== the previous run ==
## ALU_TOP
module ALU_TOP #(parameter Width = 16)
( 
input        [Width-1 :0]                                 A,
input        [Width-1 :0]                                 B,
input        [3:0]                                        ALU_FUN,
input                                                     CLK,
input                                                     RST,
output       [Width-1 :0]                                 Arith_OUT,
output                                                    Arith_Flag,
output                                                    Carry_OUT,
output       [Width-1 :0]                                 Logic_Out,
output                                                    Logic_Flag,
output       [Width-1 :0]                                 CMP_OUT,
output                                                    CMP_Flag,
output                                                    Shift_Flag,
output       [Width-1 :0]                                 Shift_OUT
);
clock: 17.1 ns
lec_check: 0
abc_area: 1
cap_margin: 0
core_margin: 2
core_utilization: 65
cts_cluster_diameter: 52
slew_margin: 20
tns_end_percent: 5
run.sh (not shown) runs the stock make flow with config.mk's settings and CLKGATE_MAP_FILE=.
The previous run terminated abnormally: global routing reported GRT-0232.
Changes in the current run relative to the previous run:
Settings: a change of CAP_MARGIN from 0 to 20; a deleted TNS_END_PERCENT that had been 5; a deleted ABC_AREA that had been 1; an added SETUP_SLACK_MARGIN of 5.0; a change of CORE_UTILIZATION from 65 to 54; a deleted CTS_CLUSTER_DIAMETER that had been 52; a change of the clock period (ns, I/O delays scaled along) from 17.1 to 17.4.
--- outcome ---
For the area of the core, the current run came in 15% higher than the previous run did. Lower multiplexer area fraction after synthesis goes to the previous run over the current run. The flow completed for the current run, but it is not clean: the layout still shows negative setup slack. Per the comparison of the current run with the previous run, register area share after synthesis shows an increase of 0.43 points, horizontal die dimension now sits higher.

## v6
The RTL this note starts from:
==> flow/design.v <==
module Decoder(
input       [3:2]            ALU_FUN,
output      reg              Logic_Enable,
output      reg              Shift_Enable,
output      reg              Arith_Enable,
output      reg              CMP_Enable
);
always @(*)               
 begin 
  case (ALU_FUN)
		   2'b00 : 
		   begin 
		    Arith_Enable = 1'b1;
			Shift_Enable = 1'b0;
			Logic_Enable = 1'b0;
			CMP_Enable = 1'b0;
		   end
		   2'b01 :                                       
		   begin 
		    Arith_Enable = 1'b0;
			Shift_Enable = 1'b0;
			Logic_Enable = 1'b1;
			CMP_Enable = 1'b0;
		   end
		   2'b10 :                                       
		   begin 
		    Arith_Enable = 1'b0;
			Shift_Enable = 1'b0;
			Logic_Enable = 1'b0;
			CMP_Enable = 1'b1;
		   end
		   2'b11 :                                       
		   begin 
		    Arith_Enable = 1'b0;
			Shift_Enable = 1'b1;
			Logic_Enable = 1'b0;
			CMP_Enable = 1'b0;
		   end
	endcase 
end 	
endmodule
module Arith_Unit #(parameter Width = 16)
(
input     [Width-1 :0]                 A,
input     [Width-1 :0]                 B,
input                                  CLK,
input                                  RST,
input       [1:0]                      ALU_FUN,
input                                  Arith_Enable,
output      reg[Width-1 :0]            Arith_OUT,
output      reg                        Carry_OUT,
output      reg                        Arith_Flag
);
wire                         High; 
wire                         LOW;
reg   [Width-1 :0]           Arith_OUT_R;
reg                          Arith_Flag_R;
reg                          Carry_OUT_R;
always @(*) 
 begin
  Carry_OUT_R = 1'b0;
  Arith_Flag_R = Arith_Enable;
  if (Arith_Enable)  
   begin 
            Arith_Flag_R = High;
	  case (ALU_FUN)
			   2'b00 :                                       
			   begin 
			   {Carry_OUT_R , Arith_OUT_R} = A + B;
			   end
			   2'b01 :                                      
			   begin 
			   Arith_OUT_R = A - B;
			   end
			   2'b10 :                                      
			   begin
			   Arith_OUT_R = A * B ;
			   end
			   2'b11 :                                     
			   begin
			   Arith_OUT_R = (B == {Width{1'b0}}) ? {Width{1'b1}} : A / B ;
			   end
		endcase 
	end
   else 
    begin
	  Arith_OUT_R= 16'b0;	
	end	
end 	
always @(posedge CLK or negedge RST)                 
 begin 
	 if (!RST)
	  begin
	    Arith_OUT <= 16'b0;
	    Arith_Flag <= 1'b0;
		Carry_OUT <= 1'b0;
	  end
	 else 
	  begin
	    Arith_OUT <= Arith_OUT_R;
 	    Arith_Flag <= Arith_Flag_R;
		Carry_OUT <= Carry_OUT_R;
	  end
 end
assign High = 1'b1;
assign LOW = 1'b0;
endmodule   
module Logic_Unit  #(parameter Width = 16)
(
input       [Width-1 :0]               A,
input       [Width-1 :0]               B,
input                                  CLK,
input       [1:0]                      ALU_FUN,
input                                  RST,
input                                  Logic_Enable,
output      reg                        Logic_Flag,
output      reg[Width-1 :0]            Logic_OUT
);
wire                         High; 
wire                         LOW;
reg    [Width-1 :0]          Logic_OUT_R;
reg                          Logic_Flag_R;
always @(*)               
 begin 
  Logic_Flag_R = Logic_Enable;
  if (Logic_Enable)
   begin
               Logic_Flag_R = High;
	  case (ALU_FUN)
			   2'b00 :                                       
			   begin
			   Logic_OUT_R = A & B;
			   end
			   2'b01 :                                       
			   begin
			   Logic_OUT_R = A | B;
			   end
			   2'b10 :                                       
			   begin
			   Logic_OUT_R = ~(A & B);
			   end
			   2'b11 :                                        
			   begin
			   Logic_OUT_R = ~(A | B);
			   end
		endcase
     end	
	else		
	 begin
	 Logic_OUT_R = 16'b0;
	 end
end 	
always @ (posedge CLK or negedge RST)                 
 begin 
 if (!RST)
  begin
  Logic_OUT <= 16'b0;
  Logic_Flag <= 1'b0;
  end
 else
  begin 
  Logic_OUT <= Logic_OUT_R;
  Logic_Flag <= Logic_Flag_R;
  end
end
assign High = 1'b1;
assign LOW = 1'b0;
endmodule   
module CMP_Unit #(parameter Width = 16)
(
input       [Width-1 :0]               A,
input       [Width-1 :0]               B,
input                                  CLK,
input       [1:0]                      ALU_FUN,
input                                  RST,
input                                  CMP_Enable,
output      reg                        CMP_Flag,
output      reg[Width-1 :0]            CMP_OUT
);
wire                         High; 
wire                         LOW;
reg   [Width-1 :0]           CMP_OUT_R;
reg                          CMP_Flag_R;
always @(*)               
 begin 
  CMP_Flag_R = CMP_Enable;
  CMP_OUT_R = 16'b0;
  if (CMP_Enable)
   begin
               CMP_Flag_R = High;
	  case (ALU_FUN)
			   2'b00 : 
			   begin                                   
				 CMP_OUT_R = 16'b0000;
				 end
			   2'b01 : 
			   begin 
				if (A == B)                                      
				 CMP_OUT_R = 16'b0001;
				 end
			   2'b10 :                                        
			   begin 
				if ( A > B)
				 CMP_OUT_R = 16'b0010;
				 end
			   2'b11 :                                       
			   begin
				if (A < B)
				 CMP_OUT_R = 16'b0011;
				 end
		endcase 
	end
  else
   begin
    CMP_OUT_R = 16'b0;
  end	
end 	
always @ (posedge CLK or negedge RST)                 
begin 
 if (!RST)
  begin
  CMP_OUT <= 16'b0;
  CMP_Flag <= 1'b0;
  end
 else
  begin 
  CMP_OUT <= CMP_OUT_R;
  CMP_Flag <= CMP_Flag_R;
  end
end
assign High = 1'b1;
assign LOW = 1'b0;
endmodule   
module Shift_Unit #(parameter Width = 16)
(
input       [Width-1 :0]                  A,
input       [Width-1 :0]                  B,
input                                     CLK,
input       [1:0]                         ALU_FUN,
input                                     RST,
input                                     Shift_Enable,
output      reg                           Shift_Flag,
output      reg[Width-1 :0]               Shift_OUT
);
wire                         High; 
wire                         LOW;
reg   [Width-1 :0]           Shift_OUT_R;
reg                          Shift_Flag_R;
always @(*)               
 begin 
  Shift_Flag_R = Shift_Enable;
  if (Shift_Enable)
   begin
              Shift_Flag_R = High;
	  case (ALU_FUN)
			   2'b00 :                                        
			   begin 
			   Shift_OUT_R = A >> 16'b0001;
			   end
			   2'b01 :                                        
			   begin
			   Shift_OUT_R = A << 16'b0001;
			   end
			   2'b10 :                                        
			   begin 
			   Shift_OUT_R = B >> 16'b0001;
			   end
			   2'b11 :                                        
			   begin
			   Shift_OUT_R = B << 16'b0001;
			   end
		endcase 
	end
  else
   begin 
     Shift_OUT_R = 16'b0;
  end	 
end 	
always @ (posedge CLK or negedge RST)                 
 begin 
  if (!RST)
   begin 
  Shift_OUT <= 16'b0;
  Shift_Flag <= 1'b0;
   end
  else
   begin  
  Shift_OUT <= Shift_OUT_R;
  Shift_Flag <= Shift_Flag_R;
  end
end
assign High = 1'b1;
assign LOW = 1'b0;
endmodule   
module ALU_TOP #(parameter Width = 16)
( 
input        [Width-1 :0]                                 A,
input        [Width-1 :0]                                 B,
input        [3:0]                                        ALU_FUN,
input                                                     CLK,
input                                                     RST,
output       [Width-1 :0]                                 Arith_OUT,
output                                                    Arith_Flag,
output                                                    Carry_OUT,
output       [Width-1 :0]                                 Logic_Out,
output                                                    Logic_Flag,
output       [Width-1 :0]                                 CMP_OUT,
output                                                    CMP_Flag,
output                                                    Shift_Flag,
output       [Width-1 :0]                                 Shift_OUT
);
wire      Shift_Enable,Logic_Enable,Arith_Enable,CMP_Enable;
Decoder DUT1 (
.ALU_FUN(ALU_FUN[3:2]),
.Logic_Enable(Logic_Enable),
.Shift_Enable(Shift_Enable),
.Arith_Enable(Arith_Enable),
.CMP_Enable(CMP_Enable)
);
Arith_Unit DUT2 (
.A(A),
.B(B),
.CLK(CLK),
.RST(RST),
.ALU_FUN(ALU_FUN[1:0]),
.Arith_Enable(Arith_Enable),
.Arith_OUT(Arith_OUT),
.Carry_OUT(Carry_OUT),
.Arith_Flag(Arith_Flag)
);
Logic_Unit DUT3 (
.A(A),
.B(B),
.CLK(CLK),
.RST(RST),
.ALU_FUN(ALU_FUN[1:0]),
.Logic_Enable(Logic_Enable),
.Logic_Flag(Logic_Flag),
.Logic_OUT(Logic_Out)
);
CMP_Unit DUT4 (
.A(A),
.B(B),
.CLK(CLK),
.RST(RST),
.ALU_FUN(ALU_FUN[1:0]),
.CMP_Enable(CMP_Enable),
.CMP_Flag(CMP_Flag),
.CMP_OUT(CMP_OUT)
);
Shift_Unit DUT5(
.A(A),
.B(B),
.CLK(CLK),
.RST(RST),
.ALU_FUN(ALU_FUN[1:0]),
.Shift_Enable(Shift_Enable),
.Shift_Flag(Shift_Flag),
.Shift_OUT(Shift_OUT)
);
endmodule
clock: 16.5 ns
lec_check: 0
cap_margin: 20
core_margin: 2
core_utilization: 63
slew_margin: 20
v6: it failed during global routing, and the tool reported GRT-0232.
Inputs modified between v6 and v10:
Settings: PLACE_DENSITY: unset -> 0.86; ABC_AREA: unset -> 1; CORE_UTILIZATION: 63 -> 72; the clock period (ns, I/O delays scaled along): 16.5 -> 12.3.
Notes after the runs:
FAIL v10 @ detailed placement: tool exited with error. | placement row count | lower: v10 |. Taking v6 as the reference point, the area after synthesis of v10 rises by 4.9%. Going from v6 to v10, die outline area moved down; chip area from the yosys synthesis statistics moved up; post-synthesis cell count moved up; adder-cell area share of the yosys netlist moved down. When v10 is measured against v6, its proportion of synthesized area in mux cells turns out 4.6 points lower.
[inputs] v47 vs v10
Settings: putting CORE_ASPECT_RATIO at 1.82 where nothing was set; swapping 72 for 38 in CORE_UTILIZATION; clearing PLACE_DENSITY, which used to be 0.86; swapping 20 for 10 in SLEW_MARGIN; swapping 12.3 for 32.0 in the clock period (ns, I/O delays scaled along).
### Flow results
- v47: done, clean on timing, DRC and antenna
- v10 → v47: adder and majority gate portion of the synthesized area roughly the same; share of the core filled by cells before placement decreased 36 points; site row count now sits higher; cell count in the Yosys report about even; die outline height now sits higher.
- Total die size for v47: 20,000 um2 up relative to v10
- Delta (v47 minus v10): routability-driven placement congestion ratio lower, area of the core region now sits higher, die span in x shows an increase of 2.0%.
